## cordic
module cordic(
        clk_in,
        reset_n,
        ena,
        phase_in,
        phase_out,
        cos_o,
        sin_o
        );
  parameter dat_width = 16, pha_width =16, pipeline = 10;
  input clk_in, reset_n, ena;
  input [pha_width-1 : 0] phase_in;
  output [pha_width-1 : 0] phase_out;
  output [dat_width-1 : 0] cos_o, sin_o;
  reg [dat_width-1 : 0] x[pipeline :0];
  reg [dat_width-1 : 0] y[pipeline :0];
  reg [pha_width-1 : 0] z[pipeline :0];
  reg [pha_width-1 : 0] phase_tmp[pipeline :0];
  wire [dat_width-1:0] amp;
  wire [pha_width-1:0] atan [32:0];
  assign amp = 32'd1304065887 >>(32-dat_width);       
  assign atan[0] = 32'd536870912 >>(32-pha_width);    
	assign atan[1] = 32'd316933407 >>(32-pha_width);    
	assign atan[2]	= 32'd167458907 >>(32-pha_width);    
	assign atan[3]= 32'd85004756 >>(32-pha_width);      
	assign atan[4]= 32'd42667331 >>(32-pha_width);      
	assign atan[5]= 32'd21354465 >>(32-pha_width);      
	assign atan[6]= 32'd10679838 >>(32-pha_width);      
	assign atan[7]= 32'd5340245 >>(32-pha_width);       
	assign atan[8]= 32'd2670163 >>(32-pha_width);       
	assign atan[9]= 32'd1335087 >>(32-pha_width);       
	assign atan[10]= 32'd667544 >>(32-pha_width);       
	assign atan[11]= 32'd333772 >>(32-pha_width);       
  ...
Size: ~5700 cells after synthesis, ~600 flip-flops, roughly 67 I/O pins, ~40000 um2 of cells after synthesis.
Settings: LEC_CHECK=0, ABC_AREA=1, CAP_MARGIN=20, CORE_ASPECT_RATIO=0.83, CORE_MARGIN=2, CORE_UTILIZATION=40, MAX_ROUTING_LAYER=met4, SLEW_MARGIN=20; clock period 5.0 ns.
run.sh (not shown) runs the stock make flow with config.mk's settings and CLKGATE_MAP_FILE=.
The starting point finished with timing, DRC and antenna clean.
Next try:
--- a/flow/config.mk
+++ b/flow/config.mk
@@ -8 +7,0 @@
-export ABC_AREA = 1
@@ -10 +8,0 @@
-export CORE_ASPECT_RATIO = 0.83
@@ -12,2 +10,2 @@
-export CORE_UTILIZATION = 40
-export MAX_ROUTING_LAYER = met4
+export CORE_UTILIZATION = 57
+export CTS_CLUSTER_SIZE = 64
==> flow/constraint.sdc (replaced) <==
create_clock -name core_clock -period 3.48 [get_ports {clk_in}]
set_input_delay 0.6960 -clock core_clock [delete_from_list [all_inputs] [get_ports {clk_in}]]
set_output_delay 0.6960 -clock core_clock [all_outputs]
set_load 0.01 [all_outputs]
Effect: The new run ran to the end with violations: setup timing; cell count is lower by about a fifth; global-route usage came out higher by 5.8 points; design area went up by a little under a tenth.
Next try:
--- a/flow/config.mk
+++ b/flow/config.mk
@@ -7,0 +8 @@
+export ABC_AREA = 1
@@ -11 +11,0 @@
-export CTS_CLUSTER_SIZE = 64
==> flow/constraint.sdc (replaced) <==
create_clock -name core_clock -period 3.93 [get_ports {clk_in}]
set_input_delay 0.7860 -clock core_clock [delete_from_list [all_inputs] [get_ports {clk_in}]]
set_output_delay 0.7860 -clock core_clock [all_outputs]
set_load 0.01 [all_outputs]
What happened:
- The new run produced a clean layout
- non-clock buffer count came out lower by 532
- wire length came out higher by 10%
- die size is higher by about 8%
- final area decreases by 7.5%
- synthesized cell count climbs by 35%

* * *

Starting RTL as in the previous note.
clock: 3.28 ns
lec_check: 0
abc_area: 0
cap_margin: 20
cell_pad_in_sites_detail_placement: 0
core_margin: 2
core_utilization: 68
cts_cluster_size: 35
gpl_timing_driven: 1
min_routing_layer: met1
setup_slack_margin: 0.49
slew_margin: 20
The starting point failed in global routing (5_1_grt) on GRT-0232.
Rerun with:
Settings changed: CORE_UTILIZATION 68 to 72, CTS_CLUSTER_SIZE 35 to default, PLACE_DENSITY from default to 0.66.
This time the run ended with an error in clock tree synthesis (4_1_cts) (DPL-0033).
Synthesized area is unchanged.
Die size came out lower by a few percent.
Synthesized cell count does not change.

* * *

Starting RTL as in the previous note.
Settings: LEC_CHECK=0, ABC_AREA=1, CAP_MARGIN=20, CORE_MARGIN=2, CORE_UTILIZATION=72, MAX_ROUTING_LAYER=met4, PLACE_DENSITY=0.65, SLEW_MARGIN=20; clock period 3.26 ns.
Next try:
ABC_AREA = unset   (was 1)
CORE_UTILIZATION = 64   (was 72)
MAX_ROUTING_LAYER = unset   (was met4)
PLACE_DENSITY = unset   (was 0.65)
clock period = 3.47 ns   (was 3.26 ns; I/O delays follow)
Effect: The changed run completed and failed the layout checks on setup timing. Register-to-register slack gets worse by 0.40 ns. Cell area rises by 5.8%. Cell count drops by 14%. Clock-buffer cell count came out lower by 9. First-iteration DRC count fell by 39%. Worst hold slack gains 0.013 ns.
Next try:
CORE_ASPECT_RATIO = 0.96   (was unset)
CORE_UTILIZATION = 31   (was 64)
clock period = 5.0 ns   (was 3.47 ns; I/O delays follow)
With this change the flow completed with no timing, DRC or antenna violations.
Global-route usage fell by 17 points.
Worst setup slack gets better by 0.79 ns.
Maximum frequency fell by 17%.
Final area fell by 12%.
Via count fell by 12%.
Synthesized area stays the same.
Clock skew fell by 0.021 ns.
Worst hold slack gets better by 0.017 ns.
Next try:
ABC_AREA = 1   (was unset)
CORE_ASPECT_RATIO = unset   (was 0.96)
CORE_UTILIZATION = 66   (was 31)
clock period = 3.19 ns   (was 5.0 ns; I/O delays follow)
=> Final cell count grows by 14%. Final area grows by 9.4%. Area after synthesis grows by about 8%. Synthesized cell count grows by 35%. Non-clock buffer count grows by 103. First-iteration DRC count grows by 100%. Die size shrinks by 49%. Wire length grows by about 20%.
Next try:
CORE_UTILIZATION = 58   (was 66)
clock period = 3.84 ns   (was 3.19 ns; I/O delays follow)
=> Synthesized area is unchanged. Synthesized cell count stays the same. Wire length stays flat. Hold slack gets better by 0.087 ns. Clock-buffer cell count shrinks by 4. Fmax shrinks by roughly a tenth.

* * *

Starting RTL as in the previous note.
make LEC_CHECK=0 ABC_AREA=0 CAP_MARGIN=20 CELL_PAD_IN_SITES_DETAIL_PLACEMENT=0 CORE_MARGIN=2 CORE_UTILIZATION=46 CTS_CLUSTER_SIZE=41 GPL_ROUTABILITY_DRIVEN=0 GPL_TIMING_DRIVEN=0 MIN_ROUTING_LAYER=met1 PLACE_DENSITY_LB_ADDON=0.21 SETUP_SLACK_MARGIN=0.75 SLEW_MARGIN=10 finish   # period 3.28 ns
The baseline reached the layout checks and failed them: setup timing.
Rerun with:
ABC_AREA = 1   (was 0)
CELL_PAD_IN_SITES_DETAIL_PLACEMENT = unset   (was 0)
CORE_UTILIZATION = 40   (was 46)
CTS_CLUSTER_SIZE = unset   (was 41)
GPL_ROUTABILITY_DRIVEN = unset   (was 0)
GPL_TIMING_DRIVEN = unset   (was 0)
MIN_ROUTING_LAYER = unset   (was met1)
PLACE_DENSITY_LB_ADDON = unset   (was 0.21)
SETUP_SLACK_MARGIN = unset   (was 0.75)
SLEW_MARGIN = 20   (was 10)
clock period = 3.84 ns   (was 3.28 ns; I/O delays follow)
- Now the flow went through all stages and came out clean
- sequential share of layout area grows by 2.7 points
- count of clock-buffer cells in the layout grows by 2
- worst setup slack gets better by 0.79 ns
- wire length shrinks by 4.3%

* * *

v49:
cordic again, from the RTL that the note above started with.
Design cordic, start of the top module:
module cordic(
        clk_in,
        reset_n,
        ena,
        phase_in,
        phase_out,
        cos_o,
        sin_o
        );
clock: 3.71 ns
lec_check: 0
abc_area: 1
cap_margin: 0
core_margin: 2
core_utilization: 71
cts_cluster_diameter: 35
cts_cluster_size: 49
place_density_lb_addon: 0.06
setup_slack_margin: 1.1
slew_margin: 20
v49 never completed; the flow aborted with a tool error in global routing (5_1_grt).
Edits applied to the flow inputs when going from v49 to v7:
Settings: removing CTS_CLUSTER_DIAMETER (formerly 35); removing ABC_AREA (formerly 1); removing PLACE_DENSITY_LB_ADDON (formerly 0.06); removing SETUP_SLACK_MARGIN (formerly 1.1); changing CORE_UTILIZATION from 71 to 66; changing CAP_MARGIN from 0 to 20; removing CTS_CLUSTER_SIZE (formerly 49); changing the clock period (ns, I/O delays scaled along) from 3.71 to 3.48.
## What came out
The remaining runs in v49 and v7 completed every stage, whereas v49 halted early.
v49 never completed; the flow aborted with a tool error in global routing (5_1_grt).
Although v7 finished all stages, its layout failed final checks on setup timing.
Taking v7 over v49, the TritonCTS buffer count ratio works out to 0.66.
v49 → v7: chip area line of the yosys report lost 3100 µm²; synthesized cell count lost 26%; post-placement cell area picked up an extra 270 µm².
v49 → v7: sequential element share of the synthesized area +2.5 points, combined area of all synthesized cells -about 8%.
[inputs] v20 vs v7
Settings: CORE_UTILIZATION now 57, was 66; CTS_CLUSTER_SIZE now 64, previously not set; SETUP_SLACK_MARGIN now -0.33, previously not set; TNS_END_PERCENT now 5, previously not set.
Notes after the runs:
v20 finished all stages; however, its layout fails the closing checks, the failures being setup timing.
Compared with v7, v20 shows a lower setup TNS.
Cell count along the critical path: v20 vs v7 down 2
Multi-input logic cell count delta (v20 -> v7): insignificant
Final area | v20 below v7
Count of filler cells inserted in the layout on v20 is up relative to v7.
The higher largest fanout on the critical path came out of v20.
Total of clock buffers placed in the layout delta for v20 relative to v7: 1 higher
v20 and v7 ended up with nearly the same clock-pin slew of the registers on the worst-case setup and hold paths.
Relative to v7, the number of non-clock buffers measured on v20 has decreased slightly.
Here is what was changed in the inputs of v30 compared with v20.
Settings: SETUP_SLACK_MARGIN removed (was -0.33); MAX_ROUTING_LAYER newly set to met4; CTS_CLUSTER_SIZE removed (was 64); CTS_CLUSTER_DIAMETER newly set to 271; TNS_END_PERCENT removed (was 5); ABC_AREA newly set to 1; CORE_UTILIZATION changed from 57 to 66; the clock period (ns, I/O delays scaled along) changed from 3.48 to 2.61.
## What came out
Against v20, v30 reports a synthesized cell count that is higher.
v30 vs v20 — chip area line of the yosys report climbed by a little under 10%
v30 reports a higher post-cts resize count than v20 does.
Post-synth tally of flip-flops with integrated enable: v30 vs v20 identical
v20: flow complete, layout not clean; failing: setup timing
For v30, the flow was terminated by a tool error in global routing (5_1_grt) and produced no final design.
Number of standard cells reported by yosys: v20 and v30 compared, lower one is v20
v30 vs v20, XOR/XNOR share of the synthesized area went down by 2.8 points.

* * *

## run 1
The RTL this note starts from:
==> flow/design.v <==
module cordic(
        clk_in,
        reset_n,
        ena,
        phase_in,
        phase_out,
        cos_o,
        sin_o
        );
  parameter dat_width = 16, pha_width =16, pipeline = 10;
  input clk_in, reset_n, ena;
  input [pha_width-1 : 0] phase_in;
  output [pha_width-1 : 0] phase_out;
  output [dat_width-1 : 0] cos_o, sin_o;
  reg [dat_width-1 : 0] x[pipeline :0];
  reg [dat_width-1 : 0] y[pipeline :0];
  reg [pha_width-1 : 0] z[pipeline :0];
  reg [pha_width-1 : 0] phase_tmp[pipeline :0];
  wire [dat_width-1:0] amp;
  wire [pha_width-1:0] atan [32:0];
  assign amp = 32'd1304065887 >>(32-dat_width);       
  assign atan[0] = 32'd536870912 >>(32-pha_width);    
	assign atan[1] = 32'd316933407 >>(32-pha_width);    
	assign atan[2]	= 32'd167458907 >>(32-pha_width);    
	assign atan[3]= 32'd85004756 >>(32-pha_width);      
	assign atan[4]= 32'd42667331 >>(32-pha_width);      
	assign atan[5]= 32'd21354465 >>(32-pha_width);      
	assign atan[6]= 32'd10679838 >>(32-pha_width);      
	assign atan[7]= 32'd5340245 >>(32-pha_width);       
	assign atan[8]= 32'd2670163 >>(32-pha_width);       
	assign atan[9]= 32'd1335087 >>(32-pha_width);       
	assign atan[10]= 32'd667544 >>(32-pha_width);       
	assign atan[11]= 32'd333772 >>(32-pha_width);       
	assign atan[12]= 32'd166886 >>(32-pha_width);       
	assign atan[13]= 32'd83443 >>(32-pha_width);       
	assign atan[14]= 32'd41722 >>(32-pha_width);       
	assign atan[15]= 32'd20861 >>(32-pha_width);       
	assign atan[16]= 32'd10430 >>(32-pha_width);       
	assign atan[17]= 32'd5215 >>(32-pha_width);       
	assign atan[18]= 32'd2608 >>(32-pha_width);       
	assign atan[19]= 32'd1304 >>(32-pha_width);       
	assign atan[20]= 32'd652 >>(32-pha_width);       
	assign atan[21]= 32'd326 >>(32-pha_width);      
	assign atan[22]= 32'd163 >>(32-pha_width);
	assign atan[23]= 32'd81 >>(32-pha_width);
	assign atan[24]= 32'd41 >>(32-pha_width);
	assign atan[25]= 32'd20 >>(32-pha_width);
	assign atan[26]= 32'd10 >>(32-pha_width);
	assign atan[27]= 32'd5 >>(32-pha_width);
	assign atan[28]= 32'd3 >>(32-pha_width);
	assign atan[29]= 32'd1 >>(32-pha_width);
	assign atan[30]= 32'd1 >>(32-pha_width);
	assign atan[31]= 32'd0 >>(32-pha_width);
	assign atan[32]= 32'd0 >>(32-pha_width);
always @(posedge clk_in )
begin
  if( !reset_n )   
  begin
     x[0] <= 0;
      y[0] <= 0;
      z[0] <= 0;
      phase_tmp[0] <=  0;
  end
  else
  begin
      x[0] <= amp;
      y[0] <= 0;
      z[0] <= { 2'b0, phase_in[pha_width-3 : 0]};
      phase_tmp[0] <=  phase_in;                  
  end    
end
genvar i;
  wire [dat_width-1 : 0] x_tmp[pipeline-1 :0];
  wire [dat_width-1 : 0] y_tmp[pipeline-1 :0];
  wire [pha_width-1 : 0] z_tmp[pipeline-1 :0];
generate for(i=1;i<=pipeline;i=i+1) begin:cordic_core  
  cordic_step #(dat_width,pha_width,i) cordic_step_inst(x[i-1],y[i-1],z[i-1],atan[i-1],x_tmp[i-1],y_tmp[i-1],z_tmp[i-1]);
  always @(posedge clk_in)
  begin
   if(!reset_n)
   begin
      x[i] <= 0;
      y[i] <= 0;
      z[i] <= 0;
      phase_tmp[i]<=0;
   end
   else 
   begin             
      x[i] <= x_tmp[i-1];     
      y[i] <= y_tmp[i-1];     
      z[i] <= z_tmp[i-1]; 
      phase_tmp[i] <= phase_tmp[i-1];      
   end        
  end
end
endgenerate
reg [dat_width-1 : 0] cos_o, sin_o;
reg [pha_width-1 : 0] phase_out;
wire [pha_width-1:0] quad_tmp;
wire [1:0] quad;
assign quad_tmp = phase_tmp[pipeline];
assign quad = quad_tmp[pha_width-1: pha_width-2];
wire [dat_width-1 : 0] x_o_wire, y_o_wire;
wire [dat_width-1 : 0] x_o_wire_tmp, y_o_wire_tmp;
assign x_o_wire_tmp = x[pipeline];
assign y_o_wire_tmp = y[pipeline];
assign x_o_wire = x_o_wire_tmp[dat_width-1] ? {(dat_width){1'b0}} : x[pipeline];
assign y_o_wire = y_o_wire_tmp[dat_width-1] ? {(dat_width){1'b0}} : y[pipeline];
always @(posedge clk_in)
begin
  if( !reset_n)
  begin
    cos_o <= 0;
    sin_o <= 0;
    phase_out <= 0;    
  end
  else    
  begin
    case( quad[1:0] )
      2'b00:begin
            cos_o <= x_o_wire; 
            sin_o <= y_o_wire; 
            end
      2'b01:begin
            cos_o <= ~y_o_wire + 1'b1;
            sin_o <= x_o_wire;
            end
      2'b10:begin
            cos_o <= ~x_o_wire + 1'b1;
            sin_o <= ~y_o_wire + 1'b1;
            end
      2'b11:begin
            cos_o <= y_o_wire;
            sin_o <= ~x_o_wire + 1'b1;
            end
      default:begin
            cos_o <= x_o_wire;
            sin_o <= y_o_wire;
            end
    endcase
    phase_out <= phase_tmp[pipeline];
  end
end
endmodule
module cordic_step(
  dat_a,
  dat_b,
  dat_c,
  dat_pha,
  out_a,
  out_b,
  out_c
  );
  parameter dat_width = 16, pha_width = 16, pipe_index = 3;
  input [dat_width-1:0] dat_a, dat_b;
  input [pha_width-1:0] dat_c;
  input [pha_width-1:0] dat_pha;
  output[dat_width-1:0] out_a, out_b;
  output [pha_width-1:0] out_c;
  wire [dat_width:0] out_a_tmp1, out_a_tmp2, out_a_tmp3, out_b_tmp1, out_b_tmp2, out_b_tmp3;
  wire [pha_width-1:0] out_c_tmp1,out_c_tmp2 ;
  wire [1:0] ov_a,ov_b;
generate
  if(pipe_index == 6'b1 )
  begin
    assign out_a_tmp1 = { dat_a[dat_width-1], dat_a} + { dat_b[dat_width-1], dat_b};
    assign out_b_tmp1 = { dat_b[dat_width-1], dat_b} - { dat_a[dat_width-1], dat_a};
    assign out_c_tmp1 = dat_c + dat_pha;
    assign out_a_tmp2 = { dat_a[dat_width-1], dat_a} - { dat_b[dat_width-1], dat_b};
    assign out_b_tmp2 = { dat_b[dat_width-1], dat_b} + { dat_a[dat_width-1], dat_a};
    assign out_c_tmp2 = dat_c - dat_pha;
  end
  else
  begin
     assign out_a_tmp1 = { dat_a[dat_width-1], dat_a} + { { (pipe_index){dat_b[dat_width-1]} }, dat_b[dat_width-1: (pipe_index-1)] } ;
     assign out_b_tmp1 = { dat_b[dat_width-1], dat_b} - { { (pipe_index){dat_a[dat_width-1]} }, dat_a[dat_width-1: (pipe_index-1)] } ;
     assign out_c_tmp1 = dat_c + dat_pha;
     assign out_a_tmp2 = { dat_a[dat_width-1], dat_a} - { { (pipe_index){dat_b[dat_width-1]} }, dat_b[dat_width-1: (pipe_index-1)] } ;
     assign out_b_tmp2 = { dat_b[dat_width-1], dat_b} + { { (pipe_index){dat_a[dat_width-1]} }, dat_a[dat_width-1: (pipe_index-1)] } ;
     assign out_c_tmp2 = dat_c - dat_pha;
  end
  assign out_a_tmp3 = dat_c[pha_width-1] ? out_a_tmp1 :out_a_tmp2;
  assign out_b_tmp3 = dat_c[pha_width-1] ? out_b_tmp1 :out_b_tmp2;
endgenerate
  assign ov_a = out_a_tmp3[dat_width:dat_width-1];
  assign ov_b = out_b_tmp3[dat_width:dat_width-1];
  assign out_a = ~^ ov_a ? (out_a_tmp3[dat_width-1:0]):(ov_a[1] ? {1'b1, {(dat_width-1){1'b0}} } : {1'b0, {(dat_width-1){1'b1}} } );
  assign out_b = ~^ ov_b ? (out_b_tmp3[dat_width-1:0]):(ov_b[1] ? {1'b1, {(dat_width-1){1'b0}} } : {1'b0, {(dat_width-1){1'b1}} } );
  assign out_c = dat_c[pha_width-1] ? out_c_tmp1 :out_c_tmp2;
endmodule
Settings: LEC_CHECK=0, ABC_AREA=1, CAP_MARGIN=20, CELL_PAD_IN_SITES_DETAIL_PLACEMENT=0, CORE_MARGIN=2, CORE_UTILIZATION=70, CTS_CLUSTER_DIAMETER=56, CTS_CLUSTER_SIZE=72, GPL_TIMING_DRIVEN=1, MIN_ROUTING_LAYER=met1, PLACE_DENSITY_LB_ADDON=0.16, SETUP_SLACK_MARGIN=0.71, SLEW_MARGIN=20, TNS_END_PERCENT=5; clock period 2.53 ns.
For run 1, the flow was terminated by a tool error in global routing and produced no final design.
diff inputs: run 1 => run 2
# run 1
export LEC_CHECK = 0
export ABC_AREA = 1
export CAP_MARGIN = 20
export CELL_PAD_IN_SITES_DETAIL_PLACEMENT = 0
export CORE_MARGIN = 2
export CORE_UTILIZATION = 70
export CTS_CLUSTER_DIAMETER = 56
export CTS_CLUSTER_SIZE = 72
export GPL_TIMING_DRIVEN = 1
export MIN_ROUTING_LAYER = met1
export PLACE_DENSITY_LB_ADDON = 0.16
export SETUP_SLACK_MARGIN = 0.71
export SLEW_MARGIN = 20
export TNS_END_PERCENT = 5
create_clock -name core_clock -period 2.53 [get_ports {clk_in}]
# run 2
export LEC_CHECK = 0
export ABC_AREA = 1
export CAP_MARGIN = 20
export CELL_PAD_IN_SITES_DETAIL_PLACEMENT = 0
export CORE_MARGIN = 2
export CORE_UTILIZATION = 66
export GPL_TIMING_DRIVEN = 1
export MIN_ROUTING_LAYER = met1
export SETUP_SLACK_MARGIN = 0.49
export SLEW_MARGIN = 20
create_clock -name core_clock -period 3.28 [get_ports {clk_in}]
==> comparison <==
Status(run 1) = ERROR, stage = global routing
Run 2 was carried through to the last stage, and its layout satisfied the timing, DRC and antenna checks.
Run 2 vs. run 1: worst-case setup slack after placement higher, core footprint higher, global placement routability congestion lower, core utilization before placement lower, proportion of synthesized flip-flops having asynchronous set or reset roughly the same.
Relative to run 1, CTS buffer count has gone up in run 2.
The number of buffers inserted by post-CTS setup repair reported for run 2 is greater than that of run 1 by 180%.
Modified inputs, run 3 compared to run 2
# run 2
export LEC_CHECK = 0
export ABC_AREA = 1
export CAP_MARGIN = 20
export CELL_PAD_IN_SITES_DETAIL_PLACEMENT = 0
export CORE_MARGIN = 2
export CORE_UTILIZATION = 66
export GPL_TIMING_DRIVEN = 1
export MIN_ROUTING_LAYER = met1
export SETUP_SLACK_MARGIN = 0.49
export SLEW_MARGIN = 20
create_clock -name core_clock -period 3.28 [get_ports {clk_in}]
# run 3
export LEC_CHECK = 0
export ABC_AREA = 0
export CAP_MARGIN = 20
export CELL_PAD_IN_SITES_DETAIL_PLACEMENT = 0
export CORE_MARGIN = 2
export CORE_UTILIZATION = 71
export CTS_CLUSTER_SIZE = 42
export GPL_TIMING_DRIVEN = 1
export MIN_ROUTING_LAYER = met1
export SETUP_SLACK_MARGIN = 0.49
export SLEW_MARGIN = 20
create_clock -name core_clock -period 3.28 [get_ports {clk_in}]
==> comparison <==
- Tool error GRT-0116 stopped run 3 during global routing; no final results.
- Run 2 closes out successfully: all stages finished, all timing, DRC and antenna checks passed.
- Summary of run 3 over run 2: synthesized-area fraction occupied by adder cells increased 1.1 points, area of the placeable core decreased 8000 um2, total setup buffers inserted after CTS increased about 200%.
- Run 3 vs run 2: cell count after synthesis down in run 3
- Summary: half-perimeter wire length of the detailed placement result, run 3 better than run 2
- Of run 3 and run 2, the lower simple-gate share of the synthesized area belongs to run 3.
- Run 2 has a lower portion of the post-synthesis area used by sequential elements than run 3.
- Looking only at summed instance area of the synthesized netlist, and setting everything else aside, the lower value of run 3 and run 2 goes to run 3.
